===== flow/run.sh =====
#!/bin/bash
# the make line also repeats each setting of config.mk as NAME=value (left out here)
make -C /OpenROAD-flow-scripts/flow DESIGN_CONFIG=/design/flow/config.mk WORK_HOME=/design/flow/orfs CLKGATE_MAP_FILE= finish

===== flow/config.mk =====
export PLATFORM = sky130hd
export DESIGN_NAME = amber_mul
export DESIGN_NICKNAME = amber_mul
export VERILOG_FILES = /design/flow/design.v
export SDC_FILE = /design/flow/constraint.sdc
export NUM_CORES = 4
export LEC_CHECK = 0
export ABC_AREA = 0
export CAP_MARGIN = 20
export CELL_PAD_IN_SITES_DETAIL_PLACEMENT = 2
export CORE_MARGIN = 6
export CORE_UTILIZATION = 38
export GPL_TIMING_DRIVEN = 1
export HOLD_SLACK_MARGIN = 0.21
export MAX_ROUTING_LAYER = met5
export PLACE_DENSITY = 0.36
export SETUP_SLACK_MARGIN = 1.06
export SLEW_MARGIN = 20

===== flow/constraint.sdc =====
create_clock -name core_clock -period 5.22 [get_ports {i_clk}]
set_input_delay 1.0440 -clock core_clock [delete_from_list [all_inputs] [get_ports {i_clk}]]
set_output_delay 1.0440 -clock core_clock [all_outputs]
set_load 0.01 [all_outputs]

===== flow/design.v =====
module a23_multiply (
input                       i_clk,
input                       i_rst,           
input                       i_fetch_stall,
input       [31:0]          i_a_in,          
input       [31:0]          i_b_in,          
input       [1:0]           i_function,
input                       i_execute,
output      [31:0]          o_out,
output      [1:0]           o_flags,         
output reg                  o_done           
);
wire        enable;
wire        accumulate;
wire [33:0] multiplier;
wire [33:0] multiplier_bar;
wire [33:0] sum;
wire [33:0] sum34_b;
reg  [5:0]  count;
reg  [5:0]  count_nxt;
reg  [67:0] product;
reg  [67:0] product_nxt;
reg  [1:0]  flags_nxt;
wire [32:0] sum_acc1;            
assign enable         = i_function[0];
assign accumulate     = i_function[1];
assign multiplier     =  { 2'd0, i_a_in} ;
assign multiplier_bar = ~{ 2'd0, i_a_in} + 34'd1 ;
assign sum34_b        =  product[1:0] == 2'b01 ? multiplier     :
                         product[1:0] == 2'b10 ? multiplier_bar :
                                                 34'd0          ;
    assign sum =  product[67:34] + sum34_b;
    assign sum_acc1 = {1'd0, product[32:1]} + {1'd0, i_a_in};
always @*
    begin
    count_nxt           = count;
    product_nxt         = product;
    flags_nxt   = { product[32], product[32:1] == 32'd0 }; 
    if ( count == 6'd0 )
        product_nxt = {33'd0, 1'd0, i_b_in, 1'd0 } ;
    else if ( count <= 6'd33 )
        product_nxt = { sum[33], sum, product[33:1]} ;
    else if ( count == 6'd34 && accumulate )
        begin
        product_nxt         = { product[64:33], sum_acc1[31:0], 1'd0};  
        end
    if (count == 6'd0)   
        count_nxt   = enable ? 6'd1 : 6'd0;
    else if ((count == 6'd34 && !accumulate) ||   
             (count == 6'd35 &&  accumulate)  )   
        count_nxt   = 6'd0;
    else
        count_nxt   = count + 1'd1;
    end
always @ ( posedge i_clk )
    if ( i_rst )
        begin
        count           <= 6'd0;
        o_done          <= 1'd0;
        end
    else if ( !i_fetch_stall )
        begin
        count           <= i_execute ? count_nxt          : count;           
        product         <= i_execute ? product_nxt        : product;        
        o_done          <= i_execute ? count == 6'd31     : o_done;          
        end
assign o_out   = product[32:1]; 
assign o_flags = flags_nxt;
endmodule
module amber_mul (
input                       i_clk,
input                       i_rst,           
input                       i_start,
input                       i_accumulate,    
input       [31:0]          i_a,             
input       [31:0]          i_b,             
input       [31:0]          i_c,             
output                      o_ready,
output                      o_done,
output      [31:0]          o_result,
output      [1:0]           o_flags          
);
reg         busy;
reg         acc_q;
reg  [31:0] a_q;
reg  [31:0] c_q;
reg         done_d1;
reg         done_d2;
reg         done_d3;
wire        mult_done;
wire        take;
wire [31:0] mult_a;
wire [1:0]  mult_function;
assign take          = i_start && !busy;
assign o_ready       = !busy;
assign mult_a        = done_d2 ? c_q : a_q;
assign mult_function = busy ? { acc_q, 1'd0 } : { i_accumulate, take };
always @ ( posedge i_clk )
    if ( take )
        begin
        acc_q <= i_accumulate;
        a_q   <= i_a;
        c_q   <= i_c;
        end
always @ ( posedge i_clk )
    if ( i_rst )
        begin
        busy    <= 1'd0;
        done_d1 <= 1'd0;
        done_d2 <= 1'd0;
        done_d3 <= 1'd0;
        end
    else
        begin
        busy    <= take ? 1'd1 : ( o_done ? 1'd0 : busy );
        done_d1 <= mult_done;
        done_d2 <= done_d1;
        done_d3 <= done_d2 && acc_q;
        end
assign o_done = busy && ( acc_q ? done_d3 : done_d2 );
a23_multiply u_multiply (
    .i_clk          ( i_clk          ),
    .i_rst          ( i_rst          ),
    .i_fetch_stall  ( 1'd0           ),
    .i_a_in         ( mult_a         ),
    .i_b_in         ( i_b            ),
    .i_function     ( mult_function  ),
    .i_execute      ( 1'd1           ),
    .o_out          ( o_result       ),
    .o_flags        ( o_flags        ),
    .o_done         ( mult_done      )
);
endmodule

==> reports/results.tsv, run 1 <==
stage	metric	value	unit
die	pin_count	136	
final_timing	skew	0.0186	ns
yosys	synthDominantCellAreaShare	38.8	%
placement	detailed_place_hpwl	26600	um
yosys	yosys-top-cells-count	edfxtp_1 (132), nor2_1 (70), ha_1 (69)	
cts	cts.sinks	143	
worst_setup_path	cp.depth	22	
route	drc	0	
power_and_ir_drop	switchingPower	0.00161	W
placement	placed_area	11800	um2
yosys	syn_area	10200	um2
die	coreArea	26200	um2
power_and_ir_drop	peakVddDrop	0.245	mV
route	first_iter_violations	514	
final_timing	hold_slack	0.467	ns
power_and_ir_drop	seq-power	0.00149	W
cells_and_area	stdcell_area	13800	um2
final_timing	fmax	211	MHz
power_and_ir_drop	power_leader	combinational logic	
route	routed_via_density	6.06	
route	dr.pass1.iters	5	
yosys	synthArstFlopShare	0	%
yosys	postSynthSeqShare	41.0	%
global_route	grt_pass1_wl	59800	um
yosys	netlist_logic_family_top	AND-OR/OR-AND gates	
final_timing	finalHoldViolCount	0	
placement	portBuffers	135	
worst_setup_path	crit_path_end_kind	flip-flop	
yosys	ys_sh_simple	14.1	%
route	wl_per_cell	28.8	um
worst_setup_path	r2r-end	u_multiply.product[65]$_SDFFCE_PN0P_	
route	vias	9412	
power_and_ir_drop	seq_power_share	34.0	%
global_route	grt_max_degree	67	
run_status	status	no timing/DRC/antenna violations	
flow_run	log.warning_count	34	
final_timing	slew_viol_final	0	
die	die_w	176	um
die	die-area	30900	um2
power_and_ir_drop	power.density	319	nW/um2
worst_setup_path	cp_common_cell	buf_4	
final_timing	setup_viol	0	
final_timing	worst_slew_pin_slew	0.927	ns
global_route	track_usage	25.1	%
min_path	hold-path-endpoint	done_d1$_SDFF_PP0_	
die	fp-utilization	38.9	%
yosys	adder_share	8.85	%
cts	cts_buffers	17	
cts	clkSlewWorstSetupHoldPaths	0.07	ns
cells_and_area	fill_cells	2591	
worst_setup_path	arrival	4.93	ns
cts	htreeDepth	4	
placement	gp_congestion	0.861	
worst_setup_path	cp-start-kind	flip-flop	
worst_setup_path	crit_path_top_delay_cell	dfxtp_4	
yosys	ys_ff	143	
die	fp.dieH	176	um
route	antenna_left	0	
worst_setup_path	path_buffers	6	
min_path	holdPathStages	1	
cells_and_area	synthToLayoutAreaGrowth	35.0	%
min_path	worstHoldStart	u_multiply.o_done$_SDFF_PP0_	
worst_setup_path	cpLargestDelayFamily	AND-OR/OR-AND gates	
flow_run	cap_violations	0	
yosys	yosys_cells	1020	
global_route	antenna_found_initial	0	
route	wl	44800	um
power_and_ir_drop	p_comb	0.00162	W
yosys	topCellsByArea	edfxtp_1 (39%), ha_1 (8.5%), xnor2_1 (4.3%), o21ai_0 (3.2%), a21oi_1 (3.1%)	
yosys	ff_type	edfxtp_1	
yosys	fp_nets	1191	
worst_setup_path	r2r_slack	0.47	ns
worst_setup_path	max_stage_delay	0.42	ns
route	n_antenna_cell	0	
yosys	synth_cells	1020	
yosys	ys_warn_count	2	
power_and_ir_drop	internal-power	0.00279	W
power_and_ir_drop	comb_power_share	36.7	%
yosys	ys_types	74	
yosys	ys_sh_xor	6.61	%
worst_setup_path	crit_start	done_d2$_SDFF_PP0_	
final_timing	relSlewSlack	38.2	%
final_timing	period_needed	4.75	ns
yosys	edf_count	132	
power_and_ir_drop	pwr-share-clk	29.3	%
final_timing	grt_setup_unrepaired	true	
global_route	grt_overflow	0	
cts	cts_tree	yes	
power_and_ir_drop	p_clk	0.00129	W
worst_setup_path	cp_max_fo	7	
yosys	syn_area_per_cell	10.0	um2
global_route	grt_pass1_vias	9948	
yosys	top_area_cell	edfxtp_1	
die	rows	59	
min_path	hold_class	reg2reg	
final_timing	fin_setup_tns	0	ns
worst_setup_path	rr_worst_depth	22	
cells_and_area	nets	1375	
yosys	synthAoiAreaFrac	19.5	%
cts	root_buffer	clkbuf_16	
yosys	top_cell	edfxtp_1	
worst_setup_path	critPathKind	reg2reg	
final_timing	post-route-period-util	90.9	%
worst_setup_path	crit_chain	buf_12 -> buf_12 -> buf_4 -> nor3_2 -> a21oi_1 -> buf_4 -> nor4_4 -> buf_4 -> buf_4 -> and3_4 -> xnor2_1 -> o22ai_1 -> ha_1 -> a21oi_2 -> nor2b_4 -> o21ai_2 -> nand2b_1 -> a21o_1 -> a221o_1 -> nand3_1 -> o211ai_1 -> mux2i_1	
yosys	mux_share	4.19	%
worst_setup_path	critPathCapture	u_multiply.product[65]$_SDFFCE_PN0P_	
power_and_ir_drop	switching_share	36.5	%
worst_setup_path	r2r-start	done_d2$_SDFF_PP0_	
worst_setup_path	crit_required	5.40	ns
cts	clock.latency.late_pin	0.44	ns
cts	clock_path_buffers	2	
yosys	yosysChipArea	10200	um2
power_and_ir_drop	p_leak	5.15	nW
## final cells by class
cell class | count | area [um2] | area share (%)
Multi-Input combinational cell | 763 | 6220 | 45.2
Sequential cell | 143 | 4190 | 30.4
Timing Repair Buffer | 232 | 2190 | 15.9
Clock buffer | 17 | 425 | 3.09
Tap cell | 335 | 419 | 3.04
Inverter | 47 | 179 | 1.30
Clock inverter | 15 | 159 | 1.15
## metrics by stage
stage / instances / setup WS, ns / power [W] / utilization [%]
6_report: 1552 / 0.474 / 0.00440 / 52.6
5_1_grt: 1552 / 0.328 / 0.00455 / 52.6
4_1_cts: 1503 / 0.748 / 0.00415 / 49.9
3_5_place_dp: 1439 / 0.0930 / 0.00277 / 45.0
3_3_place_gp: 1439 / 0.337 / 0.00273 / 45.0
2_1_floorplan: 1020 / 0.132 / 0.00235 / -
## what timing repair did
| item | 4_1_cts | 5_1_grt |
|---|---|---|
| setup buffers | 31 | 49 |
| resized | 84 | 81 |
| endpoints found under the setup margin | 24 | 27 |
| gates cloned | 1 | 0 |
| hold buffers | 0 | 0 |
| pin swaps | 25 | 39 |
## per-layer routing
metal | part of all wire [%] | global-route usage [%]
met1 | 43 | 31.5
met2 | 51 | 44.3
met3 | 3.9 | 3.63
met4 | 2.8 | 8.10
met5 | 0 | 0
==> run 2, diff against run 1 <==
Settings changed: ABC_AREA 0 to not set, CELL_PAD_IN_SITES_DETAIL_PLACEMENT 2 to not set, CORE_MARGIN 6 to 2, CORE_UTILIZATION 38 to 40, GPL_TIMING_DRIVEN 1 to 0, HOLD_SLACK_MARGIN 0.21 to not set, MAX_ROUTING_LAYER met5 to met4, PLACE_DENSITY 0.36 to not set, PLACE_DENSITY_LB_ADDON set to 0.23, SETUP_SLACK_MARGIN 1.06 to 0.35, TNS_END_PERCENT set to 15.
Clock period 5.22 ns to 5.0 ns, I/O delays scaled along.
==> run 2 against run 1 <==
  * Now fails the layout checks on setup timing
  * Sequential cell count unchanged
  * Sequential share of layout area is 1.4 points higher
  * Sequential power rose by 3%
  * Highest routed layer unchanged
  * Final area fell by 4.5%
  * Largest power group is now registers
==> reports/results.tsv, run 2 <==
stage	metric	value	unit	change
cts	cts_tree	yes		
worst_setup_path	cp_common_cell	buf_12		
yosys	yosysChipArea	10200	um2	unchanged
global_route	grt_overflow	0		unchanged
cts	htreeDepth	4		unchanged
cells_and_area	synthToLayoutAreaGrowth	29.0	%	
global_route	antenna_found_initial	0		unchanged
placement	portBuffers	135		unchanged
power_and_ir_drop	pwr-share-clk	32.8	%	+3.5 points
cells_and_area	fill_cells	2317		-11%
cells_and_area	stdcell_area	13200	um2	-4.5%
cts	root_buffer	clkbuf_16		
route	dr.pass1.iters	5		unchanged
yosys	top_cell	edfxtp_1		
yosys	fp_nets	1191		unchanged
power_and_ir_drop	internal-power	0.00296	W	+6.0%
yosys	ys_sh_simple	14.1	%	unchanged
yosys	yosys-top-cells-count	edfxtp_1 (132), nor2_1 (70), ha_1 (69)		
run_status	status	finished with violations		
worst_setup_path	max_stage_delay	0.58	ns	+0.16 ns
power_and_ir_drop	seq-power	0.00154	W	+3%
worst_setup_path	critPathKind	reg2reg		
route	n_antenna_cell	0		unchanged
yosys	yosys_cells	1020		unchanged
final_timing	setup_ws	-0.151	ns	-0.626 ns
final_timing	fmax	194	MHz	-7.9%
die	pin_count	136		unchanged
yosys	topCellsByArea	edfxtp_1 (39%), ha_1 (8.5%), xnor2_1 (4.3%), o21ai_0 (3.2%), a21oi_1 (3.1%)		
worst_setup_path	cp_max_fo	4		-3
cells_and_area	nets	1369		-0.44%
final_timing	grt_setup_unrepaired	true		
global_route	track_usage	22.9	%	-2.2 points
yosys	adder_share	8.85	%	unchanged
final_timing	fin_setup_tns	-0.289	ns	-0.289 ns
power_and_ir_drop	p_leak	4.99	nW	-3.2%
die	fp-utilization	40.6	%	+1.7 points
power_and_ir_drop	power.density	330	nW/um2	+3.3%
die	rows	58		-1.7%
cts	clkSlewWorstSetupHoldPaths	0.07	ns	about the same
final_timing	finalHoldViolCount	0		unchanged
worst_setup_path	crit_start	done_d2$_SDFF_PP0_		
placement	gp_congestion	0.936		+8.7%
yosys	ys_types	74		unchanged
run_status	violations	setup timing		
flow_run	cap_violations	0		unchanged
power_and_ir_drop	switching_share	31.7	%	-4.8 points
die	die_w	164	um	-6.9%
cts	clock_path_buffers	2		unchanged
power_and_ir_drop	peakVddDrop	0.197	mV	-20%
cts	clock.latency.late_pin	0.44	ns	about the same
yosys	synthAoiAreaFrac	19.5	%	unchanged
flow_run	log.warning_count	32		-5.9%
worst_setup_path	cpLargestDelayFamily	AND-OR/OR-AND gates		
min_path	hold_class	reg2reg		
final_timing	slew_viol_final	0		unchanged
worst_setup_path	cp-start-kind	flip-flop		
die	coreArea	25100	um2	-4.2%
cts	cts.sinks	143		unchanged
yosys	ys_warn_count	2		unchanged
final_timing	relSlewSlack	32.0	%	-6.2 points
min_path	hold-path-endpoint	done_d1$_SDFF_PP0_		
final_timing	period_needed	5.15	ns	+0.406 ns
yosys	syn_area	10200	um2	unchanged
power_and_ir_drop	switchingPower	0.00138	W	-14%
yosys	ys_ff	143		unchanged
global_route	grt_max_degree	29		-57%
power_and_ir_drop	p_clk	0.00142	W	+10%
power_and_ir_drop	power_leader	registers		
yosys	syn_area_per_cell	10.0	um2	unchanged
route	first_iter_violations	742		+44%
yosys	edf_count	132		unchanged
route	wl	29600	um	-34%
yosys	mux_share	4.19	%	unchanged
worst_setup_path	arrival	5.32	ns	+0.39 ns
global_route	grt_pass1_wl	45500	um	-24%
worst_setup_path	cp.depth	26		+18%
route	vias	8590		-8.7%
placement	placed_area	12200	um2	+3.4%
yosys	netlist_logic_family_top	AND-OR/OR-AND gates		
yosys	synthArstFlopShare	0	%	unchanged
cts	holdBufCountCts	0		unchanged
yosys	postSynthSeqShare	41.0	%	unchanged
cts	cts_buffers	17		unchanged
route	wl_per_cell	19.2	um	-33%
power_and_ir_drop	p_comb	0.00138	W	-15%
worst_setup_path	crit_path_top_delay_cell	or4_4		
yosys	synthDominantCellAreaShare	38.8	%	unchanged
worst_setup_path	crit_required	5.17	ns	-0.23 ns
route	antenna_left	0		unchanged
route	drc	0		unchanged
yosys	synth_cells	1020		unchanged
worst_setup_path	critPathCapture	u_multiply.product[64]$_SDFFCE_PP0P_		
final_timing	worst_slew_pin_slew	1.01	ns	+0.0823 ns
final_timing	skew	0.0101	ns	-0.00852 ns
worst_setup_path	r2r_slack	-0.15	ns	-0.63 ns
yosys	top_area_cell	edfxtp_1		
min_path	holdPathStages	1		unchanged
yosys	ff_type	edfxtp_1		
global_route	grt_pass1_vias	8332		-16%
placement	detailed_place_hpwl	22400	um	-16%
worst_setup_path	crit_path_end_kind	flip-flop		
yosys	ys_sh_xor	6.61	%	unchanged
min_path	worstHoldStart	u_multiply.o_done$_SDFF_PP0_		
final_timing	post-route-period-util	103	%	+12 points
route	routed_via_density	5.57		-8.1%
worst_setup_path	r2r-start	done_d2$_SDFF_PP0_		
power_and_ir_drop	seq_power_share	35.4	%	+1.4 points
worst_setup_path	path_buffers	7		+1
die	die-area	26800	um2	-13%
die	fp.dieH	164	um	-6.9%
power_and_ir_drop	comb_power_share	31.7	%	-5.0 points
worst_setup_path	r2r-end	u_multiply.product[64]$_SDFFCE_PP0P_		
worst_setup_path	rr_worst_depth	26		+18%
final_timing	setup_viol	2		+2
run 2: what timing repair did:
item | CTS | global route
setup buffers | 18 | 2
endpoints found under the setup margin | 23 | 22
gates resized | 25 | 10
pin swaps | 21 | 2
run 2: per-layer routing:
layer / up-vias / track usage, % / wire length, um
li1: 4202 / - / -
met1: 4081 / 30.2 / 13300
met2: 268 / 36.2 / 13900
met3: 39 / 3.99 / 1830
met4: 0 / 6.94 / 603
met5: - / - / 0
run 2: area by class of cell:
class                   instances  area [um2]  area share [%]
multi-input cells             763        5630            42.8
inverters                      47         176            1.34
clock buffers                  27         633            4.81
plain buffers                  67         477            3.62
repair buffers                159        1600            12.2
well taps                     330         413            3.14
clock inverters                 5        41.3           0.314
flip-flops and latches        143        4190            31.8
run 2: through the flow:
| step | cells | util, % | power (W) | setup WS [ns] | hold WS (ns) |
|---|---|---|---|---|---|
| finish | 1541 | 52.4 | 0.00434 | -0.151 | 0.454 |
| global route | 1541 | 52.4 | 0.00455 | -0.367 | 0.470 |
| CTS | 1539 | 52.2 | 0.00433 | -0.120 | 0.455 |
| detailed placement | 1489 | 48.5 | 0.00287 | -0.908 | 0.436 |
| global placement | 1485 | 48.0 | 0.00285 | -1.35 | 0.430 |
| floorplan | 1020 | - | 0.00245 | -0.0891 | 0.414 |
==> run 3, diff against run 2 <==
Settings changed: ABC_AREA set to 0, CELL_PAD_IN_SITES_DETAIL_PLACEMENT set to 0, CORE_UTILIZATION 40 to 58, GPL_TIMING_DRIVEN 0 to 1, HOLD_SLACK_MARGIN set to 0.21, MAX_ROUTING_LAYER met4 to met5, PLACE_DENSITY_LB_ADDON 0.23 to 0.21, SETUP_SLACK_MARGIN 0.35 to -0.2, TNS_END_PERCENT 15 to not set.
Clock period 5.0 ns to 4.11 ns, I/O delays scaled along.
==> run 3 against run 2 <==
  * Still fails the layout checks on setup timing
  * Highest routed layer unchanged
  * Final area increased by 4.3%
  * Critical path depth decreased by 7
  * Largest power group unchanged
  * Critical path type unchanged
  * Fmax up 15%
==> reports/results.tsv, run 3 <==
stage	metric	value	unit	change
run_status	status	finished with violations		
run_status	violations	setup timing		
route	routed_via_density	6.24		+12%
worst_setup_path	r2r-end	u_multiply.product[64]$_SDFFCE_PP0P_		
placement	detailed_place_hpwl	21200	um	-5.5%
flow_run	cap_violations	0		unchanged
cts	htreeDepth	4		unchanged
worst_setup_path	crit_path_end_kind	flip-flop		
die	die_w	137	um	-17%
cells_and_area	fin_cells	1499		-2.7%
final_timing	skew	0.00736	ns	-0.00276 ns
global_route	busiest_layer	met2		
min_path	hold_class	reg2reg		
power_and_ir_drop	seq-power	0.00188	W	+22%
final_timing	fmax	223	MHz	+15%
global_route	track_usage	31.8	%	+8.9 points
placement	placed_area	12600	um2	+3.8%
worst_setup_path	r2r_slack	-0.38	ns	-0.23 ns
route	first_iter_violations	1121		+51%
die	fp-utilization	59.2	%	+19 points
final_timing	relSlewSlack	42.0	%	+10 points
global_route	met1_usage	43.4	%	+13 points
route	antenna_left	0		unchanged
cts	cts.sinks	143		unchanged
worst_setup_path	crit_start	done_d2$_SDFF_PP0_		
cts	clock.latency.late_pin	0.44	ns	about the same
worst_setup_path	critPathKind	reg2reg		
worst_setup_path	cp_max_fo	12		+8
cells_and_area	fill_cells	1045		-55%
worst_setup_path	cpLargestDelayFamily	AND-OR/OR-AND gates		
worst_setup_path	crit_chain	buf_12 -> nor3_1 -> o211ai_1 -> or4_4 -> nor2b_4 -> nand3_4 -> a2111oi_4 -> xnor2_1 -> o22ai_2 -> ha_4 -> a21oi_4 -> o21ai_1 -> a21o_1 -> a21o_1 -> a21oi_2 -> o211ai_1 -> a31oi_1 -> xor2_1 -> nor2_1		
route	wl	30700	um	+3.7%
final_timing	hold_slack	0.438	ns	-0.0161 ns
route	dr.pass1.iters	5		unchanged
yosys	synthAoiAreaFrac	19.5	%	unchanged
worst_setup_path	cp-start-kind	flip-flop		
cells_and_area	flop_area	4190	um2	about the same
die	pin_count	136		unchanged
cells_and_area	combGateArea	5920	um2	+5.2%
final_timing	post-route-period-util	109	%	+6.2 points
yosys	ys_types	74		unchanged
power_and_ir_drop	p_clk	0.00153	W	+8%
global_route	grtUsageMet3	5.56	%	+1.6 points
die	coreArea	17200	um2	-31%
die	die-area	18700	um2	-30%
final_timing	setup_ws	-0.380	ns	-0.229 ns
yosys	yosysChipArea	10200	um2	unchanged
global_route	antenna_found_initial	0		unchanged
global_route	grt_pass1_wl	45500	um	+0.12%
worst_setup_path	arrival	4.65	ns	-0.67 ns
power_and_ir_drop	peakVddDrop	0.357	mV	+81%
yosys	fp_nets	1191		unchanged
power_and_ir_drop	comb_power_share	35.3	%	+3.6 points
power_and_ir_drop	pwr-share-clk	29.0	%	-3.8 points
power_and_ir_drop	power.density	385	nW/um2	+17%
global_route	globalRouteMet2Util	51.1	%	+15 points
yosys	ys_ff	143		unchanged
route	n_antenna_cell	0		unchanged
yosys	syn_area_per_cell	10.0	um2	unchanged
yosys	yosys-top-cells-count	edfxtp_1 (132), nor2_1 (70), ha_1 (69)		
yosys	ys_sh_xor	6.61	%	unchanged
cts	root_buffer	clkbuf_16		
cts	cts_tree	yes		
cells_and_area	nets	1432		+4.6%
placement	portBuffers	135		unchanged
route	vias	9348		+8.8%
worst_setup_path	crit_path_top_delay_cell	or4_4		
worst_setup_path	critPathCapture	u_multiply.product[64]$_SDFFCE_PP0P_		
cells_and_area	stdcell_area	13700	um2	+4.3%
power_and_ir_drop	p_leak	5.39	nW	+8.1%
yosys	netlist_logic_family_top	AND-OR/OR-AND gates		
final_timing	setup_viol	10		+8
worst_setup_path	rr_worst_depth	19		-27%
power_and_ir_drop	switching_share	32.7	%	+0.94 points
yosys	ys_warn_count	2		unchanged
power_and_ir_drop	switchingPower	0.00173	W	+25%
yosys	synthDominantCellAreaShare	38.8	%	unchanged
die	fp.dieH	137	um	-17%
worst_setup_path	r2r-start	done_d2$_SDFF_PP0_		
yosys	topCellsByArea	edfxtp_1 (39%), ha_1 (8.5%), xnor2_1 (4.3%), o21ai_0 (3.2%), a21oi_1 (3.1%)		
yosys	synthArstFlopShare	0	%	unchanged
min_path	holdPathStages	1		unchanged
worst_setup_path	max_stage_delay	0.64	ns	+0.06 ns
min_path	worstHoldStart	u_multiply.o_done$_SDFF_PP0_		
final_timing	slew_viol_final	0		unchanged
power_and_ir_drop	p_comb	0.00187	W	+36%
placement	gp_congestion	0.979		+4.6%
global_route	grt_max_degree	67		+130%
yosys	edf_count	132		unchanged
cells_and_area	synthToLayoutAreaGrowth	34.6	%	
yosys	ys_sh_simple	14.1	%	unchanged
power_and_ir_drop	seq_power_share	35.6	%	+0.2 points
flow_run	log.warning_count	32		unchanged
final_timing	period_needed	4.49	ns	-0.661 ns
worst_setup_path	crit_required	4.27	ns	-0.90 ns
yosys	top_cell	edfxtp_1		
worst_setup_path	cp.depth	19		-27%
yosys	top_area_cell	edfxtp_1		
yosys	mux_share	4.19	%	unchanged
die	rows	48		-17%
route	drc	0		unchanged
final_timing	grt_setup_unrepaired	true		
final_timing	worst_slew_pin_slew	0.869	ns	-0.140 ns
global_route	grt_pass1_vias	8933		+7.2%
final_timing	finalHoldViolCount	0		unchanged
yosys	yosys_cells	1020		unchanged
placement	dp_cells	1457		-2.1%
cts	clock_path_buffers	2		unchanged
cts	cts_buffers	17		unchanged
worst_setup_path	path_buffers	1		-6
yosys	synth_cells	1020		unchanged
yosys	ff_type	edfxtp_1		
yosys	postSynthSeqShare	41.0	%	unchanged
yosys	syn_area	10200	um2	unchanged
yosys	adder_share	8.85	%	unchanged
min_path	hold-path-endpoint	done_d1$_SDFF_PP0_		
power_and_ir_drop	power_leader	registers		
route	wl_per_cell	20.5	um	+6.6%
power_and_ir_drop	internal-power	0.00356	W	+20%
cts	clkSlewWorstSetupHoldPaths	0.06	ns	about the same
global_route	grt_overflow	0		unchanged
==> run 3: cell type report <==
| cell class | instances | share of cell area (%) |
|---|---|---|
| well taps | 225 | 2.05 |
| inverters | 47 | 1.28 |
| flip-flops and latches | 143 | 30.5 |
| repair buffers | 289 | 18.7 |
| clock buffers | 22 | 3.77 |
| multi-input cells | 763 | 43.1 |
| clock inverters | 10 | 0.519 |
==> run 3: what timing repair did <==
item                                    CTS  global route
pin swaps                                28            16
endpoints found under the setup margin    5            18
buffers inserted                         11             3
hold buffers                              0             0
gates resized                            32            40
cloned                                    0             1
==> run 3: through the flow <==
stage | utilization (%) | power, W | setup slack [ns] | TNS, ns
final | 79.7 | 0.00528 | -0.380 | -1.53
after global routing | 79.7 | 0.00551 | -0.528 | -4.52
after CTS | 78.1 | 0.00517 | -0.295 | -1.22
after detailed placement | 73.3 | 0.00361 | -0.492 | -2.18
after global placement | 73.3 | 0.00357 | -0.336 | -1.46
after floorplan | - | 0.00298 | -0.978 | -12.60
==> run 3: layer usage <==
metal | vias to the layer above | share of wire, %
li1 | 4315 | -
met1 | 4449 | 41
met2 | 506 | 48
met3 | 78 | 8.1
met4 | 0 | 2.6
met5 | - | 0
==> run 4, diff against run 3 <==
Settings changed: ABC_AREA 0 to 1, CELL_PAD_IN_SITES_GLOBAL_PLACEMENT set to 1, CORE_MARGIN 2 to 6, CORE_UTILIZATION 58 to 21, CTS_CLUSTER_SIZE set to 89, GPL_ROUTABILITY_DRIVEN set to 0, GPL_TIMING_DRIVEN 1 to 0, MAX_ROUTING_LAYER met5 to met4, PLACE_DENSITY set to 0.36, PLACE_DENSITY_LB_ADDON 0.21 to not set, SETUP_SLACK_MARGIN -0.2 to -0.36, SLEW_MARGIN 20 to 15, TNS_END_PERCENT set to 35.
==> run 4 against run 3 <==
  * The layout still fails its checks (setup timing)
  * Hold slack worse by 0.037 ns
  * Clock power is about 10% higher
  * Sequential power about the same
  * Core utilization decreased by 52 points
  * First-iteration DRC count fell by 52%
  * Final area rose by 2.9%
  * Wire length is 54% higher
  * Combinational power increased by 12%
  * Die size increased to 3.1 times the previous value
  * Critical path type unchanged
  * Largest power group is now combinational logic
==> reports/results.tsv, run 4 <==
stage	metric	value	unit	change
run_status	status	finished with violations		
run_status	violations	setup timing		
yosys	ys_ff	143		unchanged
yosys	synth_cells	1500		+47%
yosys	ff_type	edfxtp_1		
min_path	worstHoldStart	done_d1$_SDFF_PP0_		
cts	holdBufCountCts	0		unchanged
die	fp-utilization	21.4	%	-38 points
cells_and_area	nets	1830		+28%
global_route	grt_pass1_wl	69500	um	+53%
route	antenna_left	0		unchanged
die	coreArea	51700	um2	+200%
yosys	postSynthSeqShare	37.8	%	-3.2 points
worst_setup_path	r2r-start	done_d2$_SDFF_PP0_		
final_timing	finalHoldViolCount	0		unchanged
cts	cts_buffers	17		unchanged
yosys	syn_area_per_cell	7.38	um2	-26%
cts	htreeDepth	4		unchanged
global_route	grt_pass1_vias	10400		+17%
global_route	grtUsageMet3	3.28	%	-2.3 points
route	wl	47300	um	+54%
route	wl_per_cell	20.1	um	-2.0%
yosys	yosys_cells	1500		+47%
yosys	adder_share	8.16	%	-0.69 points
yosys	ys_warn_count	2		unchanged
worst_setup_path	r2r-end	u_multiply.product[66]$_SDFFCE_PN0P_		
route	dr.pass1.iters	5		unchanged
power_and_ir_drop	comb_power_share	37.1	%	+1.8 points
die	die_w	242	um	+77%
worst_setup_path	critPathKind	reg2reg		
cts	root_buffer	clkbuf_16		
route	drc	0		unchanged
global_route	globalRouteMet2Util	24.9	%	-26 points
cts	cts_tree	yes		
final_timing	worst_slew_pin_slew	1.06	ns	+0.193 ns
yosys	edf_count	132		unchanged
final_timing	slew_viol_final	0		unchanged
power_and_ir_drop	p_clk	0.00168	W	+10%
cts	clkSlewWorstSetupHoldPaths	0.07	ns	about the same
worst_setup_path	max_stage_delay	0.40	ns	-0.24 ns
final_timing	fmax	241	MHz	+8.2%
global_route	grt_max_degree	29		-57%
power_and_ir_drop	power.density	401	nW/um2	+4.3%
placement	dp_cells	2320		+59%
worst_setup_path	cp-start-kind	flip-flop		
yosys	mux_share	0.0904	%	-4.1 points
yosys	synthArstFlopShare	0	%	unchanged
final_timing	period_needed	4.15	ns	-0.342 ns
worst_setup_path	path_buffers	8		+7
cts	cts.sinks	143		unchanged
power_and_ir_drop	seq-power	0.00189	W	about the same
power_and_ir_drop	switchingPower	0.00216	W	+25%
yosys	syn_area	11100	um2	+8.5%
yosys	yosysChipArea	11100	um2	+8.5%
power_and_ir_drop	totalPowerFinal	0.00567	W	+7.4%
cts	clock_path_buffers	2		unchanged
yosys	fp_nets	1671		+40%
final_timing	post-route-period-util	101	%	-8.3 points
yosys	synthAoiAreaFrac	12.7	%	-6.8 points
global_route	met1_usage	22.8	%	-21 points
final_timing	setup_viol	8		-2
worst_setup_path	crit_path_end_kind	flip-flop		
worst_setup_path	cp_max_fo	10		-2
die	fp.dieH	242	um	+77%
min_path	hold_class	reg2reg		
yosys	ys_sh_xor	1.90	%	-4.7 points
yosys	yosys-top-cells-count	nand2_1 (392), nor2_1 (187), inv_1 (164)		
flow_run	cap_violations	0		unchanged
die	pin_count	136		unchanged
yosys	ys_sh_simple	30.0	%	+16 points
worst_setup_path	critPathCapture	u_multiply.product[66]$_SDFFCE_PN0P_		
worst_setup_path	crit_required	4.30	ns	+0.03 ns
yosys	top_cell	nand2_1		
cells_and_area	fin_cells	2357		+57%
cells_and_area	combGateArea	5970	um2	+0.80%
cells_and_area	fill_cells	5729		+450%
yosys	topCellsByArea	edfxtp_1 (36%), nand2_1 (13%), ha_1 (7.8%), nor2_1 (6.3%), a21oi_1 (5.7%)		
yosys	top_area_cell	edfxtp_1		
final_timing	skew	0.0103	ns	+0.00295 ns
route	routed_via_density	4.32		-31%
worst_setup_path	r2r_slack	-0.04	ns	+0.34 ns
worst_setup_path	arrival	4.34	ns	-0.31 ns
worst_setup_path	cpLargestDelayFamily	simple AND/OR/NAND/NOR gates		
placement	placed_area	13400	um2	+6.1%
power_and_ir_drop	p_comb	0.00210	W	+12%
route	vias	10200		+8.8%
global_route	busiest_layer	met2		
placement	detailed_place_hpwl	39600	um	+87%
cells_and_area	synthToLayoutAreaGrowth	27.7	%	
placement	post-place-ws	-0.989	ns	-0.497 ns
worst_setup_path	cp_common_cell	nand2_1		
final_timing	fin_setup_tns	-0.176	ns	+1.35 ns
worst_setup_path	crit_start	done_d2$_SDFF_PP0_		
final_timing	setup_ws	-0.0383	ns	+0.342 ns
min_path	holdPathStages	2		+1
power_and_ir_drop	p_leak	5.80	nW	+7.5%
power_and_ir_drop	power_leader	combinational logic		
placement	portBuffers	134		-0.74%
final_timing	relSlewSlack	29.2	%	-13 points
power_and_ir_drop	seq_power_share	33.3	%	-2.3 points
power_and_ir_drop	peakVddDrop	0.313	mV	-12%
global_route	grt_overflow	0		unchanged
yosys	synthDominantCellAreaShare	35.8	%	-3.0 points
flow_run	log.warning_count	31		-3.1%
global_route	track_usage	16.5	%	-15 points
cts	clock.latency.late_pin	0.47	ns	+0.03 ns
cells_and_area	stdcell_area	14100	um2	+2.9%
min_path	hold-path-endpoint	done_d2$_SDFF_PP0_		
die	rows	83		+73%
cells_and_area	flop_area	4180	um2	about the same
worst_setup_path	crit_path_top_delay_cell	ha_2		
power_and_ir_drop	internal-power	0.00351	W	-1.4%
worst_setup_path	rr_worst_depth	27		+8
power_and_ir_drop	switching_share	38.1	%	+5.5 points
die	die-area	58400	um2	+210%
route	first_iter_violations	535		-52%
final_timing	grt_setup_unrepaired	true		
yosys	ys_types	51		-31%
worst_setup_path	cp.depth	27		+8
power_and_ir_drop	pwr-share-clk	29.6	%	+0.6 points
yosys	netlist_logic_family_top	simple AND/OR/NAND/NOR gates		
global_route	antenna_found_initial	3		+3
run 4: routing by layer:
layer | wire (um) | share of wire (%) | up-vias
met5 | 0 | 0 | -
met4 | 699 | 1.5 | 0
met3 | 1740 | 3.7 | 26
met2 | 20600 | 44 | 198
met1 | 24200 | 51 | 4631
li1 | - | - | 5316
run 4: per-stage QoR:
| stage | hold slack [ns] | utilization (%) |
|---|---|---|
| after detailed placement | 0.394 | 25.9 |
| after global placement | 0.395 | 25.6 |
| after CTS | 0.404 | 27.1 |
| after global routing | 0.421 | 27.3 |
| final | 0.401 | 27.3 |
| after floorplan | 0.388 | - |
run 4: area by class of cell:
type | instances | area share, %
diodes | 5 | 0.0885
well taps | 680 | 6.02
multi-input cells | 1127 | 42.2
repair buffers | 140 | 10.4
inverters | 172 | 4.59
flip-flops and latches | 143 | 29.6
plain buffers | 58 | 2.75
clock buffers | 17 | 3.01
clock inverters | 15 | 1.28
run 4: timing repair:
action,4_1_cts,5_1_grt
setup endpoints to repair,10,18
buffers inserted,0,0
hold endpoints to repair,0,0
resized,7,27
==> run 5, diff against run 4 <==
Settings changed: ABC_AREA 1 to not set, CELL_PAD_IN_SITES_DETAIL_PLACEMENT 0 to not set, CELL_PAD_IN_SITES_GLOBAL_PLACEMENT 1 to not set, CORE_MARGIN 6 to 2, CORE_UTILIZATION 21 to 66, CTS_CLUSTER_SIZE 89 to not set, GPL_ROUTABILITY_DRIVEN 0 to not set, GPL_TIMING_DRIVEN 0 to not set, HOLD_SLACK_MARGIN 0.21 to not set, MAX_ROUTING_LAYER met4 to not set, PLACE_DENSITY 0.36 to 0.6, SETUP_SLACK_MARGIN -0.36 to 1.17, SLEW_MARGIN 15 to 20, TNS_END_PERCENT 35 to 5.
Clock period 4.11 ns to 4.07 ns, I/O delays scaled along.
==> run 5 against run 4 <==
  * The layout still fails its checks (setup timing)
  * Sequential share of layout area is 0.51 points higher
  * First-iteration DRC count went up to 3.8 times the previous value
  * Non-clock buffer count is 101 higher
  * Clock-buffer cell count is 1 higher
  * Fmax is 17% lower
  * Via count is 8.8% higher
  * Hold slack better by 0.12 ns
  * Wire length is 13% lower
  * Synthesized area is 7.8% lower
  * Sequential power hardly changed
  * Register-to-register slack worse by 0.90 ns
  * Highest routed layer unchanged
==> reports/results.tsv, run 5 <==
stage	metric	value	unit	change
yosys	synthAoiAreaFrac	19.5	%	+6.8 points
global_route	track_usage	42.4	%	+26 points
worst_setup_path	max_stage_delay	0.57	ns	+0.17 ns
power_and_ir_drop	p_comb	0.00214	W	+2%
global_route	grt_pass1_vias	10100		-3.6%
final_timing	setup_viol	24		+16
yosys	yosys-top-cells-count	edfxtp_1 (132), nor2_1 (70), ha_1 (69)		
route	antenna_left	0		unchanged
run_status	status	finished with violations		
placement	placed_area	12500	um2	-6.6%
worst_setup_path	r2r_slack	-0.94	ns	-0.90 ns
flow_run	cap_violations	0		unchanged
route	drc	0		unchanged
flow_run	log.warning_count	34		+9.7%
power_and_ir_drop	switchingPower	0.00204	W	-5.9%
route	first_iter_violations	2011		+280%
yosys	synthArstFlopShare	0	%	unchanged
min_path	worstHoldStart	done_d1$_SDFF_PP0_		
final_timing	post-route-period-util	123	%	+22 points
yosys	topCellsByArea	edfxtp_1 (39%), ha_1 (8.5%), xnor2_1 (4.3%), o21ai_0 (3.2%), a21oi_1 (3.1%)		
worst_setup_path	cp-start-kind	flip-flop		
yosys	ys_ff	143		unchanged
final_timing	finalHoldViolCount	0		unchanged
final_timing	skew	0.0160	ns	+0.00570 ns
cells_and_area	utilization	91.8	%	+64 points
final_timing	worst_slew_pin_slew	0.923	ns	-0.139 ns
cts	cts_buffers	17		unchanged
cts	htreeDepth	4		unchanged
final_timing	period_needed	5.01	ns	+0.865 ns
cts	cts_tree	yes		
power_and_ir_drop	power_leader	combinational logic		
worst_setup_path	crit_required	4.24	ns	-0.06 ns
power_and_ir_drop	peakVddDrop	0.333	mV	+6.4%
route	vias	11100		+8.8%
worst_setup_path	cpLargestDelayFamily	AND-OR/OR-AND gates		
min_path	hold-path-endpoint	done_d2$_SDFF_PP0_		
yosys	adder_share	8.85	%	+0.69 points
yosys	syn_area_per_cell	10.0	um2	+36%
power_and_ir_drop	comb_power_share	36.2	%	-0.9 points
worst_setup_path	crit_start	done_d2$_SDFF_PP0_		
worst_setup_path	arrival	5.18	ns	+0.84 ns
die	die-area	16500	um2	-72%
power_and_ir_drop	seq-power	0.00191	W	about the same
route	routed_via_density	7.50		+74%
die	fp.dieH	128	um	-47%
worst_setup_path	critPathCapture	u_multiply.product[66]$_SDFFCE_PN0P_		
route	wl_per_cell	27.9	um	+39%
global_route	grt_pass1_wl	53500	um	-23%
final_timing	setup_ws	-0.943	ns	-0.905 ns
route	dr.pass1.iters	14		+9
yosys	yosysChipArea	10200	um2	-7.8%
final_timing	relSlewSlack	38.5	%	+9.3 points
cts	clkSlewWorstSetupHoldPaths	0.07	ns	about the same
placement	portBuffers	135		+0.75%
run_status	violations	setup timing		
yosys	synth_cells	1020		-32%
cells_and_area	nets	1442		-21%
placement	dp_cells	1417		-39%
placement	detailed_place_hpwl	21400	um	-46%
cells_and_area	stdcell_area	13900	um2	-1.6%
die	rows	45		-46%
final_timing	fmax	199	MHz	-17%
global_route	antenna_found_initial	2		-1
die	pin_count	136		unchanged
worst_setup_path	critPathKind	reg2reg		
power_and_ir_drop	seq_power_share	32.4	%	-0.9 points
yosys	ys_sh_simple	14.1	%	-16 points
worst_setup_path	rr_worst_depth	18		-33%
placement	gp_congestion	0.950		
cells_and_area	synthToLayoutAreaGrowth	36.3	%	
yosys	ys_warn_count	2		unchanged
power_and_ir_drop	internal-power	0.00387	W	+10%
yosys	mux_share	4.19	%	+4.1 points
worst_setup_path	path_buffers	2		-6
worst_setup_path	crit_path_end_kind	flip-flop		
cts	clock.latency.late_pin	0.45	ns	-0.02 ns
power_and_ir_drop	pwr-share-clk	31.4	%	+1.8 points
worst_setup_path	crit_path_top_delay_cell	or4_4		
worst_setup_path	crit_chain	buf_12 -> buf_8 -> mux2i_1 -> o211ai_1 -> or4_4 -> nor2_4 -> xnor2_2 -> o22ai_2 -> ha_1 -> a21oi_2 -> o221ai_2 -> a221oi_4 -> o2111a_1 -> a211oi_2 -> o211a_1 -> o32a_1 -> xnor2_1 -> nor2_1		
yosys	synthDominantCellAreaShare	38.8	%	+3.0 points
die	die_w	128	um	-47%
worst_setup_path	r2r-start	done_d2$_SDFF_PP0_		
yosys	ys_types	74		+45%
route	wl	41100	um	-13%
global_route	grt_max_degree	67		+130%
yosys	ys_sh_xor	6.61	%	+4.7 points
global_route	grt_overflow	0		unchanged
yosys	syn_area	10200	um2	-7.8%
yosys	yosys_cells	1020		-32%
yosys	ff_type	edfxtp_1		
min_path	hold_class	reg2reg		
cells_and_area	fin_cells	1475		-37%
yosys	top_cell	edfxtp_1		
final_timing	grt_setup_unrepaired	true		
yosys	netlist_logic_family_top	AND-OR/OR-AND gates		
min_path	holdPathStages	1		-1
power_and_ir_drop	power.density	425	nW/um2	+5.8%
die	coreArea	15100	um2	-71%
power_and_ir_drop	p_clk	0.00186	W	+10%
power_and_ir_drop	p_leak	5.52	nW	-4.8%
worst_setup_path	r2r-end	u_multiply.product[66]$_SDFFCE_PN0P_		
cts	clock_path_buffers	2		unchanged
worst_setup_path	cp.depth	18		-33%
final_timing	slew_viol_final	0		unchanged
power_and_ir_drop	totalPowerFinal	0.00590	W	+4.1%
yosys	edf_count	132		unchanged
cts	root_buffer	clkbuf_16		
cts	cts.sinks	143		unchanged
yosys	top_area_cell	edfxtp_1		
power_and_ir_drop	switching_share	34.5	%	-3.7 points
yosys	fp_nets	1191		-29%
worst_setup_path	cp_max_fo	6		-4
die	fp-utilization	67.4	%	+46 points
yosys	postSynthSeqShare	41.0	%	+3.2 points
## run 5: cell type report
class	instances	area, um2
fillers	573	1240
inverters	47	176
diodes	3	7.51
multi-input cells	763	6000
well taps	188	235
repair buffers	299	2630
flip-flops and latches	143	4190
clock inverters	14	238
clock buffers	18	429
## run 5: routing by layer
| layer | wire (um) | up-vias | track usage [%] |
|---|---|---|---|
| li1 | - | 4348 | - |
| met1 | 13200 | 5005 | 51.6 |
| met2 | 18000 | 1264 | 71.4 |
| met3 | 6120 | 452 | 9.98 |
| met4 | 3840 | 0 | 20.9 |
| met5 | 0 | - | 0 |
## run 5: timing repair
| action | CTS | global route |
|---|---|---|
| hold buffers | 0 | 0 |
| pin swaps | 36 | 29 |
| cloned | 0 | 0 |
| setup buffers | 17 | 6 |
| gates resized | 66 | 49 |
| endpoints found under the setup margin | 53 | 59 |
## run 5: stage by stage
step                setup slack [ns]  setup TNS (ns)  hold slack, ns
floorplan                      -1.02          -15.44           0.414
global placement              -0.381           -1.82           0.431
detailed placement            -0.654           -4.60           0.431
CTS                           -0.429           -1.62           0.473
global route                  -0.911          -10.62           0.519
finish                        -0.943           -9.57           0.523
==> run 6, diff against run 5 <==
Settings changed: ABC_AREA set to 0, CAP_MARGIN 20 to 15, CORE_UTILIZATION 66 to 72, CTS_CLUSTER_SIZE set to 34, PLACE_DENSITY 0.6 to not set, PLACE_DENSITY_LB_ADDON set to 0.0, SETUP_SLACK_MARGIN 1.17 to 1.58, TNS_END_PERCENT 5 to not set.
Clock period 4.07 ns to 5.57 ns, I/O delays scaled along.
==> run 6 against run 5 <==
  * Synthesized cell count is the same
  * Die size shrank 8.1%
  * The run now fails in global routing (5_1_grt)
  * Synthesized area is the same
==> reports/results.tsv, run 6 <==
stage	metric	value	unit	change
yosys	synthDominantCellAreaShare	38.8	%	unchanged
die	die_w	123	um	-4.1%
placement	gp_congestion	0.937		-1.3%
yosys	top_cell	edfxtp_1		
yosys	yosysChipArea	10200	um2	unchanged
die	coreArea	13900	um2	-8.4%
placement	post-place-ws	0.495	ns	+1.15 ns
yosys	ff_type	edfxtp_1		
yosys	ys_types	74		unchanged
run_status	status	stopped before the end		
placement	portBuffers	135		unchanged
yosys	synthAoiAreaFrac	19.5	%	unchanged
yosys	postSynthSeqShare	41.0	%	unchanged
placement	dp_cells	1281		-9.6%
placement	detailed_place_hpwl	20700	um	-3.3%
cts	htreeDepth	4		unchanged
die	fp-utilization	73.5	%	+6.1 points
die	rows	43		-4.4%
cts	holdBufCountCts	0		unchanged
yosys	mux_share	4.19	%	unchanged
cts	root_buffer	clkbuf_16		
yosys	synthArstFlopShare	0	%	unchanged
yosys	topCellsByArea	edfxtp_1 (39%), ha_1 (8.5%), xnor2_1 (4.3%), o21ai_0 (3.2%), a21oi_1 (3.1%)		
yosys	top_area_cell	edfxtp_1		
die	die-area	15100	um2	-8.1%
yosys	netlist_logic_family_top	AND-OR/OR-AND gates		
global_route	grt_overflow	8		
yosys	ys_ff	143		unchanged
global_route	track_usage	70.4	%	
yosys	yosys_cells	1020		unchanged
cts	clock_path_buffers	2		unchanged
yosys	synth_cells	1020		unchanged
yosys	fp_nets	1191		unchanged
yosys	ys_warn_count	2		unchanged
run_status	haltStage	global routing (5_1_grt)		
yosys	yosys-top-cells-count	edfxtp_1 (132), nor2_1 (70), ha_1 (69)		
yosys	syn_area_per_cell	10.0	um2	unchanged
run_status	first-error	[ERROR GRT-0232] Routing congestion too high. Check the congestion heatmap in the GUI.		
yosys	ys_sh_simple	14.1	%	unchanged
cts	cts_buffers	17		unchanged
die	pin_count	136		unchanged
die	fp.dieH	123	um	-4.1%
cts	cts.sinks	143		unchanged
yosys	edf_count	132		unchanged
yosys	syn_area	10200	um2	unchanged
yosys	adder_share	8.85	%	unchanged
yosys	ys_sh_xor	6.61	%	unchanged
## run 6: stage by stage
stage / area [um2] / total power [W]
2_1_floorplan: 10300 / 0.00220
3_3_place_gp: 11600 / 0.00249
3_5_place_dp: 11600 / 0.00253
4_1_cts: 12800 / 0.00373
## run 6: what timing repair did
| item | 4_1_cts |
|---|---|
| endpoints found under the setup margin | 31 |
| pin swaps | 26 |
| resized | 75 |
| buffers inserted | 27 |
| cloned | 1 |
## run 6: metal layers
layer	global-route usage, %	overflow
met4	70.0	6
met5	14.9	0
met2	89.1	2
met1	70.6	0
met3	53.0	0
==> run 7, diff against run 6 <==
Settings changed: ABC_AREA 0 to not set, CAP_MARGIN 15 to 20, CELL_PAD_IN_SITES_GLOBAL_PLACEMENT set to 2, CORE_ASPECT_RATIO set to 1.31, CORE_MARGIN 2 to 7, CORE_UTILIZATION 72 to 40, CTS_CLUSTER_DIAMETER set to 318, CTS_CLUSTER_SIZE 34 to 49, PLACE_DENSITY set to 0.86, PLACE_DENSITY_LB_ADDON 0.0 to not set, SETUP_SLACK_MARGIN 1.58 to not set, TNS_END_PERCENT set to 10.
Clock period 5.57 ns to 5.0 ns, I/O delays scaled along.
==> run 7 against run 6 <==
  * Now clean on timing, DRC and antenna
  * Synthesized cell count unchanged
  * Synthesized area unchanged
  * Die size increased by 100%
==> reports/results.tsv, run 7 <==
stage	metric	value	unit	change
yosys	top_area_cell	edfxtp_1		
power_and_ir_drop	peakVddDrop	0.240	mV	
cts	clock_path_buffers	2		unchanged
cts	cts_buffers	17		unchanged
placement	portBuffers	135		unchanged
power_and_ir_drop	power_leader	registers		
cells_and_area	nets	1309		
yosys	yosysChipArea	10200	um2	unchanged
cells_and_area	fin_cells	1491		
global_route	globalRouteMet2Util	31.9	%	
yosys	fp_nets	1191		unchanged
worst_setup_path	cpLargestDelayFamily	AND-OR/OR-AND gates		
min_path	holdPathStages	1		
global_route	grt_pass1_vias	8372		
final_timing	worst_slew_pin_slew	0.849	ns	
yosys	adder_share	8.85	%	unchanged
global_route	grt_overflow	0		
final_timing	fmax	208	MHz	
route	dr.pass1.iters	4		
worst_setup_path	rr_worst_depth	19		
route	n_antenna_cell	0		
final_timing	fin_setup_tns	0	ns	
power_and_ir_drop	p_clk	0.00120	W	
cts	root_buffer	clkbuf_16		
power_and_ir_drop	seq_power_share	38.1	%	
global_route	busiest_layer	met2		
global_route	grtUsageMet3	3.44	%	
worst_setup_path	crit_path_end_kind	flip-flop		
yosys	netlist_logic_family_top	AND-OR/OR-AND gates		
power_and_ir_drop	power.density	324	nW/um2	
die	rows	66		+53%
die	fp-utilization	40.9	%	-33 points
min_path	worstHoldStart	u_multiply.o_done$_SDFF_PP0_		
cts	cts_tree	yes		
cts	clock.latency.late_pin	0.43	ns	
final_timing	setup_viol	0		
worst_setup_path	critPathCapture	u_multiply.product[64]$_SDFFCE_PP0P_		
worst_setup_path	path_buffers	0		
yosys	syn_area_per_cell	10.0	um2	unchanged
die	die-area	30200	um2	+100%
worst_setup_path	crit_start	done_d2$_SDFF_PP0_		
final_timing	post-route-period-util	95.9	%	
global_route	track_usage	19.0	%	
power_and_ir_drop	switching_share	32.9	%	
global_route	grt_max_degree	67		
route	wl_per_cell	19.4	um	
cts	cts.sinks	143		unchanged
route	drc	0		
power_and_ir_drop	comb_power_share	32.0	%	
placement	detailed_place_hpwl	22200	um	+7.2%
cells_and_area	synthToLayoutAreaGrowth	22.2	%	
route	antenna_left	0		
route	wl	28900	um	
final_timing	finalHoldViolCount	0		
worst_setup_path	r2r-start	done_d2$_SDFF_PP0_		
placement	dp_cells	1458		+14%
power_and_ir_drop	internal-power	0.00271	W	
worst_setup_path	r2r-end	u_multiply.product[64]$_SDFFCE_PP0P_		
final_timing	relSlewSlack	43.4	%	
yosys	ys_warn_count	2		unchanged
cts	htreeDepth	4		unchanged
die	fp.dieH	197	um	+60%
power_and_ir_drop	pwr-share-clk	29.8	%	
yosys	synthAoiAreaFrac	19.5	%	unchanged
yosys	ys_ff	143		unchanged
yosys	ys_sh_xor	6.61	%	unchanged
final_timing	slew_viol_final	0		
worst_setup_path	crit_chain	mux2i_4 -> ha_2 -> o211ai_2 -> or4_4 -> nor2b_4 -> nand3_4 -> a2111oi_4 -> xnor2_1 -> o22ai_2 -> ha_1 -> a21oi_4 -> o21ai_1 -> a21o_1 -> a21o_1 -> a21oi_2 -> o211ai_1 -> a31oi_1 -> xor2_1 -> nor2_1		
yosys	edf_count	132		unchanged
placement	gp_congestion	0.893		-4.7%
worst_setup_path	cp_common_cell	a21o_1		
worst_setup_path	r2r_slack	0.20	ns	
worst_setup_path	cp.depth	19		
route	vias	8163		
route	first_iter_violations	348		
yosys	top_cell	edfxtp_1		
worst_setup_path	cp_max_fo	16		
global_route	antenna_found_initial	0		
yosys	synthArstFlopShare	0	%	unchanged
yosys	topCellsByArea	edfxtp_1 (39%), ha_1 (8.5%), xnor2_1 (4.3%), o21ai_0 (3.2%), a21oi_1 (3.1%)		
cells_and_area	fill_cells	2416		
route	routed_via_density	5.47		
yosys	mux_share	4.19	%	unchanged
die	pin_count	136		unchanged
final_timing	period_needed	4.80	ns	
die	coreArea	24900	um2	+80%
yosys	postSynthSeqShare	41.0	%	unchanged
yosys	yosys_cells	1020		unchanged
worst_setup_path	max_stage_delay	0.61	ns	
power_and_ir_drop	p_leak	4.68	nW	
worst_setup_path	crit_required	5.15	ns	
yosys	ys_sh_simple	14.1	%	unchanged
cts	holdBufCountCts	0		unchanged
flow_run	log.warning_count	31		
cts	clkSlewWorstSetupHoldPaths	0.06	ns	
worst_setup_path	critPathKind	reg2reg		
global_route	grt_pass1_wl	45600	um	
power_and_ir_drop	p_comb	0.00129	W	
flow_run	cap_violations	0		
yosys	synthDominantCellAreaShare	38.8	%	unchanged
worst_setup_path	cp-start-kind	flip-flop		
power_and_ir_drop	seq-power	0.00154	W	
min_path	hold_class	reg2reg		
global_route	met1_usage	24.4	%	
worst_setup_path	crit_path_top_delay_cell	or4_4		
cts	postCtsSetupBuffers	0		-100%
yosys	ff_type	edfxtp_1		
final_timing	skew	0.0122	ns	
yosys	ys_types	74		unchanged
final_timing	grt_setup_unrepaired	true		
run_status	status	no timing/DRC/antenna violations		
die	die_w	154	um	+25%
power_and_ir_drop	switchingPower	0.00133	W	
worst_setup_path	arrival	4.95	ns	
yosys	yosys-top-cells-count	edfxtp_1 (132), nor2_1 (70), ha_1 (69)		
yosys	syn_area	10200	um2	unchanged
cts	post_cts_resized	0		-100%
yosys	synth_cells	1020		unchanged
cells_and_area	utilization	50.0	%	
min_path	hold-path-endpoint	done_d1$_SDFF_PP0_		
[run 7: layer usage]
metal	part of all wire, %	vias to the layer above	routed length [um]
met3	4.1	33	1200
met2	49	184	14100
met4	2.0	0	575
met5	0	-	0
met1	45	3875	13100
li1	-	4071	-
[run 7: final cells by class]
cell class | instances | area [um2] | area share [%]
clock buffer | 20 | 468 | 3.75
clock inverter | 12 | 80.1 | 0.642
inverter | 47 | 176 | 1.41
multi-input combinational | 763 | 5530 | 44.4
sequential | 143 | 4190 | 33.6
tap | 340 | 425 | 3.41
timing repair buffer | 166 | 1600 | 12.8
[run 7: through the flow]
step	hold WS [ns]	cell area, um2	power, W	setup WS (ns)
finish	0.454	12500	0.00404	0.203
global route	0.468	12500	0.00426	-0.0161
CTS	0.459	12400	0.00406	0.0201
detailed placement	0.441	11900	0.00285	0.0325
global placement	0.437	11900	0.00285	0.177
floorplan	0.414	10300	0.00245	-0.0969
==> run 8, diff against run 7 <==
Settings changed: CELL_PAD_IN_SITES_DETAIL_PLACEMENT set to 2, CELL_PAD_IN_SITES_GLOBAL_PLACEMENT 2 to not set, CORE_ASPECT_RATIO 1.31 to not set, CORE_MARGIN 7 to 2, CTS_CLUSTER_DIAMETER 318 to not set, CTS_CLUSTER_SIZE 49 to not set, GPL_TIMING_DRIVEN set to 0, MAX_ROUTING_LAYER set to met4, PLACE_DENSITY 0.86 to not set, PLACE_DENSITY_LB_ADDON set to 0.03, SETUP_SLACK_MARGIN set to 0.35, TNS_END_PERCENT 10 to 15.
Clock period 5.0 ns to 5.15 ns, I/O delays scaled along.
==> run 8 against run 7 <==
  * The layout now fails its checks (setup timing)
  * Sequential power is essentially flat
  * Wire length up 57%
  * Hold slack lost 0.0079 ns
  * Fmax shrank 14%
  * Final area is 7.2% higher
  * Total power is 8.0% higher
  * Highest routed layer unchanged
==> reports/results.tsv, run 8 <==
stage	metric	value	unit	change
power_and_ir_drop	internal-power	0.00275	W	+1.4%
global_route	grt_pass1_wl	64400	um	+41%
worst_setup_path	crit_path_top_delay_cell	or4_4		
route	wl_per_cell	29.3	um	+51%
yosys	syn_area_per_cell	10.0	um2	unchanged
cts	cts.sinks	143		unchanged
yosys	mux_share	4.19	%	unchanged
final_timing	finalHoldViolCount	0		unchanged
worst_setup_path	critPathKind	reg2reg		
placement	gp_congestion	0.902		+0.93%
die	coreArea	25100	um2	+0.68%
route	routed_via_density	6.25		+14%
placement	placed_area	12200	um2	+2.7%
run_status	violations	setup timing		
yosys	ys_ff	143		unchanged
final_timing	post-route-period-util	109	%	+13 points
worst_setup_path	critPathCapture	u_multiply.product[66]$_SDFFCE_PN0P_		
yosys	yosys_cells	1020		unchanged
worst_setup_path	arrival	5.77	ns	+0.82 ns
cts	clock_path_buffers	2		unchanged
route	drc	0		unchanged
cells_and_area	nets	1377		+5.2%
run_status	status	finished with violations		
worst_setup_path	crit_path_end_kind	flip-flop		
worst_setup_path	crit_start	done_d2$_SDFF_PP0_		
power_and_ir_drop	seq_power_share	34.7	%	-3.4 points
yosys	fp_nets	1191		unchanged
final_timing	fin_setup_tns	-1.04	ns	-1.04 ns
final_timing	fmax	179	MHz	-14%
min_path	worstHoldStart	u_multiply.o_done$_SDFF_PP0_		
yosys	postSynthSeqShare	41.0	%	unchanged
final_timing	period_needed	5.60	ns	+0.800 ns
flow_run	cap_violations	0		unchanged
worst_setup_path	r2r-end	u_multiply.product[66]$_SDFFCE_PN0P_		
yosys	syn_area	10200	um2	unchanged
power_and_ir_drop	seq-power	0.00151	W	about the same
route	antenna_left	0		unchanged
final_timing	slew_viol_final	0		unchanged
yosys	yosys-top-cells-count	edfxtp_1 (132), nor2_1 (70), ha_1 (69)		
die	fp.dieH	164	um	-17%
yosys	ys_sh_xor	6.61	%	unchanged
cts	cts_buffers	17		unchanged
yosys	synth_cells	1020		unchanged
yosys	topCellsByArea	edfxtp_1 (39%), ha_1 (8.5%), xnor2_1 (4.3%), o21ai_0 (3.2%), a21oi_1 (3.1%)		
worst_setup_path	cp-start-kind	flip-flop		
worst_setup_path	path_buffers	8		+8
placement	portBuffers	135		unchanged
global_route	grt_max_degree	29		-57%
placement	post-place-ws	-0.880	ns	-0.912 ns
die	die-area	26800	um2	-11%
die	die_w	164	um	+6.6%
yosys	edf_count	132		unchanged
min_path	holdPathStages	1		unchanged
cts	clkSlewWorstSetupHoldPaths	0.07	ns	about the same
cells_and_area	stdcell_area	13400	um2	+7.2%
yosys	ff_type	edfxtp_1		
worst_setup_path	cp_common_cell	buf_12		
power_and_ir_drop	comb_power_share	36.9	%	+4.9 points
yosys	ys_types	74		unchanged
flow_run	log.warning_count	32		+3.2%
route	first_iter_violations	811		+130%
power_and_ir_drop	power.density	326	nW/um2	+0.69%
global_route	antenna_found_initial	2		+2
final_timing	grt_setup_unrepaired	true		
final_timing	setup_viol	6		+6
worst_setup_path	cpLargestDelayFamily	AND-OR/OR-AND gates		
final_timing	setup_ws	-0.447	ns	-0.650 ns
power_and_ir_drop	p_leak	5.01	nW	+7.1%
global_route	grt_pass1_vias	10600		+26%
cells_and_area	synthToLayoutAreaGrowth	31.0	%	
cells_and_area	fill_cells	2508		+3.8%
min_path	hold_class	reg2reg		
route	wl	45500	um	+57%
yosys	top_cell	edfxtp_1		
cts	root_buffer	clkbuf_16		
cts	cts_tree	yes		
die	rows	58		-12%
power_and_ir_drop	power_leader	combinational logic		
worst_setup_path	r2r_slack	-0.45	ns	-0.65 ns
power_and_ir_drop	switchingPower	0.00161	W	+21%
yosys	adder_share	8.85	%	unchanged
cts	htreeDepth	4		unchanged
yosys	synthAoiAreaFrac	19.5	%	unchanged
global_route	track_usage	33.2	%	+14 points
worst_setup_path	cp_max_fo	4		-12
route	dr.pass1.iters	7		+3
worst_setup_path	r2r-start	done_d2$_SDFF_PP0_		
yosys	top_area_cell	edfxtp_1		
yosys	yosysChipArea	10200	um2	unchanged
final_timing	worst_slew_pin_slew	0.932	ns	+0.0829 ns
die	pin_count	136		unchanged
power_and_ir_drop	totalPowerFinal	0.00436	W	+8.0%
yosys	synthDominantCellAreaShare	38.8	%	unchanged
worst_setup_path	cp.depth	26		+7
power_and_ir_drop	p_clk	0.00124	W	+3%
yosys	netlist_logic_family_top	AND-OR/OR-AND gates		
power_and_ir_drop	peakVddDrop	0.185	mV	-23%
power_and_ir_drop	switching_share	37.0	%	+4.1 points
cts	clock.latency.late_pin	0.46	ns	+0.03 ns
min_path	hold-path-endpoint	done_d1$_SDFF_PP0_		
power_and_ir_drop	p_comb	0.00161	W	+25%
yosys	ys_warn_count	2		unchanged
global_route	grt_overflow	0		unchanged
cts	holdBufCountCts	0		unchanged
worst_setup_path	crit_required	5.32	ns	+0.17 ns
die	fp-utilization	40.6	%	-0.28 points
worst_setup_path	rr_worst_depth	26		+7
final_timing	relSlewSlack	37.9	%	-5.5 points
power_and_ir_drop	pwr-share-clk	28.4	%	-1.4 points
route	vias	9706		+19%
final_timing	skew	0.0152	ns	+0.00303 ns
placement	detailed_place_hpwl	28900	um	+30%
yosys	synthArstFlopShare	0	%	unchanged
worst_setup_path	max_stage_delay	0.63	ns	+0.02 ns
yosys	ys_sh_simple	14.1	%	unchanged
[run 8: through the flow]
step / instances / util (%) / hold slack, ns
2_1_floorplan: 1020 / - / 0.414
3_3_place_gp: 1485 / 48.0 / 0.427
3_5_place_dp: 1490 / 48.5 / 0.438
4_1_cts: 1545 / 52.1 / 0.451
5_1_grt: 1552 / 53.2 / 0.479
6_report: 1553 / 53.2 / 0.447
[run 8: repair_timing]
item	4_1_cts	5_1_grt
endpoints found under the setup margin	25	21
resized	40	59
pin swaps	20	13
buffers inserted	23	4
cloned	0	0
[run 8: area by class of cell]
type,instances,area (um2),share of cell area (%)
Clock buffer,21,483,3.61
Timing Repair Buffer,167,1670,12.5
Inverter,47,176,1.32
Buffer,67,488,3.65
Clock inverter,11,75.1,0.562
Sequential cell,143,4190,31.3
Tap cell,330,413,3.09
Multi-Input combinational cell,763,5870,43.9
Antenna cell,4,10.0,0.0749
[run 8: routing by layer]
metal / GRT usage (%) / part of all wire [%]
met1: 37.2 / 39
met2: 56.8 / 51
met3: 6.52 / 5.5
met4: 16.5 / 4.5
met5: - / 0
Power figures rest on the tool's default switching activity, not on a simulated workload.
